run 4:
## Cinema
module Cinema(input [17:0]SW, input clk, input rst, output reg [17:0]LEDR , input [3:0]KEY, output [7:0]HEX0,
			  output [7:0]HEX4, output [7:0]HEX5, output [7:0]HEX6, output [7:0]HEX7, output [7:0]HEX1, output [7:0]HEX2, output [7:0]HEX3);
integer filmeEscolhido;  
integer filme;  
integer horarioEscolhido;  
integer horario;  
integer assentoEscolhido;  
reg [17:0] assento11;  
reg [17:0] assento12;  
reg [17:0] assento21;  
reg [17:0] assento22;  
integer valorInserido;  
integer valor;  
integer pago;  
integer quantidadeDeIngresso;  
integer trocoFeito;  
integer troco;  
wire [7:0]F = 4'hF;  
wire [7:0]H = 4'hC;  
reg [7:0]dFilme;  
reg [7:0]dHorario;  
reg [7:0]display1;  
reg [7:0]display2;  
reg [7:0]display3;  
reg [7:0]display4;  
integer bouncing;  
integer bouncing2;  
integer i;  
integer pagoAgora;  
always@(posedge clk) begin
  if (rst) begin  
    filmeEscolhido <= 0; filme <= 0; horarioEscolhido <= 0; horario <= 0; assentoEscolhido <= 0;
    assento11 <= 0; assento12 <= 0; assento21 <= 0; assento22 <= 0;
    valorInserido <= 0; valor <= 0; pago <= 0; quantidadeDeIngresso <= 0; trocoFeito <= 0; troco <= 0;
    dFilme <= 0; dHorario <= 0; display1 <= 0; display2 <= 0; display3 <= 0; display4 <= 0;
    bouncing <= 0; LEDR <= 0;
  end else begin
    if(!filmeEscolhido && bouncing == 0) begin  
		troco = 0;
        if(KEY == 4'b1110) begin  
            filme = 1;  
            filmeEscolhido = 1;  
            dFilme = 4'h1;  
            bouncing = 1;  
        end
        if(KEY == 4'b1101) begin  
            filme = 2;  
            filmeEscolhido = 1;  
            dFilme = 4'h2;  
        end
    end
    if(!horarioEscolhido && filmeEscolhido == 1) begin  
        if(KEY == 4'b1011) begin  
            horario = 1;  
            horarioEscolhido = 1;  
            dHorario = 4'h1;  
            display1 = 4'h1;  
            display2 = 4'h4;  
            display3 = 4'h0;  
            display4 = 4'h0;  
        end
        if(KEY == 4'b0111) begin  
            horario = 2;  
            horarioEscolhido = 1;  
            dHorario = 4'h2;  
            display1 = 4'h1;  
            display2 = 4'h6;  
            display3 = 4'h0;  
            display4 = 4'h0;  
        end
    end
  ...
Size in the first run: about 190 flip-flops, about 110 I/O pins.
clock: 15.7 ns
lec_check: 0
abc_area: 0
cap_margin: 0
cell_pad_in_sites_global_placement: 0
core_margin: 2
core_utilization: 72
max_routing_layer: met5
place_density_lb_addon: 0.01
slew_margin: 20
tns_end_percent: 80
run.sh (not shown) runs the stock make flow with config.mk's settings and CLKGATE_MAP_FILE=.
In run 4 the implementation ran to completion but is not tape-out ready, as the final checks report negative setup slack.
Input changes introduced in run 5 (baseline for comparison: run 4):
Settings: a deleted PLACE_DENSITY_LB_ADDON that had been 0.01; a change of CORE_MARGIN from 2 to 3; a change of CORE_UTILIZATION from 72 to 66.
### Flow results
Ran to the end and failed final checks on negative setup slack: run 5. Number of clock buffer instances in the layout: higher on run 4. Site row count, run 5 and run 4: smaller value in run 4. There was hardly any difference in worst hold slack between run 5 and run 4. Max via-per-instance ratio across run 5 and run 4: run 4. From run 4 to run 5 the numbers moved as follows: minimum clock period after layout increased 0.030 ns, area after synthesis essentially unchanged. Min routed wire length across run 5 and run 4: run 5.


Starting RTL as in the previous note.
make LEC_CHECK=0 ABC_AREA=1 CAP_MARGIN=20 CORE_MARGIN=2 CORE_UTILIZATION=72 CTS_CLUSTER_DIAMETER=230 CTS_CLUSTER_SIZE=24 HOLD_SLACK_MARGIN=-0.09 MAX_ROUTING_LAYER=met4 PLACE_DENSITY_LB_ADDON=0.04 SETUP_SLACK_MARGIN=1.12 SLEW_MARGIN=20 finish   # period 16.0 ns
The baseline failed in global routing (GRT-0232).
==> next run, changes <==
Settings changed: ABC_AREA 1 to not set, CORE_UTILIZATION 72 to 40, CTS_CLUSTER_DIAMETER 230 to not set, CTS_CLUSTER_SIZE 24 to not set, HOLD_SLACK_MARGIN -0.09 to not set, MAX_ROUTING_LAYER met4 to not set, PLACE_DENSITY_LB_ADDON 0.04 to not set, SETUP_SLACK_MARGIN 1.12 to not set.
Clock period 16.0 ns to 19.2 ns, I/O delays scaled along.
Outcome: Now the flow passed the timing, DRC and antenna checks; synthesized cell count came out lower by roughly a tenth; area after synthesis came out higher by a few percent; die area came out higher by well over a third.
==> next run, changes <==
Settings changed: ABC_AREA set to 1, CORE_UTILIZATION 40 to 61, CTS_CLUSTER_DIAMETER set to 324, CTS_CLUSTER_SIZE set to 98, TNS_END_PERCENT set to 20.
Clock period 19.2 ns to 10.6 ns, I/O delays scaled along.
This time the run completed and failed the layout checks on negative setup slack; register-to-register slack loses 7.2 ns; die size falls by a quarter to a third; utilization rises by 35 points; routed wire length rises by about a fifth; setup slack loses 4.0 ns.
==> next run, changes <==
Settings changed: CORE_UTILIZATION 61 to 72, CTS_CLUSTER_DIAMETER 324 to not set, CTS_CLUSTER_SIZE 98 to not set, HOLD_SLACK_MARGIN set to -0.08, PLACE_DENSITY_LB_ADDON set to 0.01, TNS_END_PERCENT 20 to 5.
Clock period 10.6 ns to 14.5 ns, I/O delays scaled along.
=>
- The changed run failed in global routing
- die size went down by 15%
- synthesized area does not change
- synthesized cell count stays the same
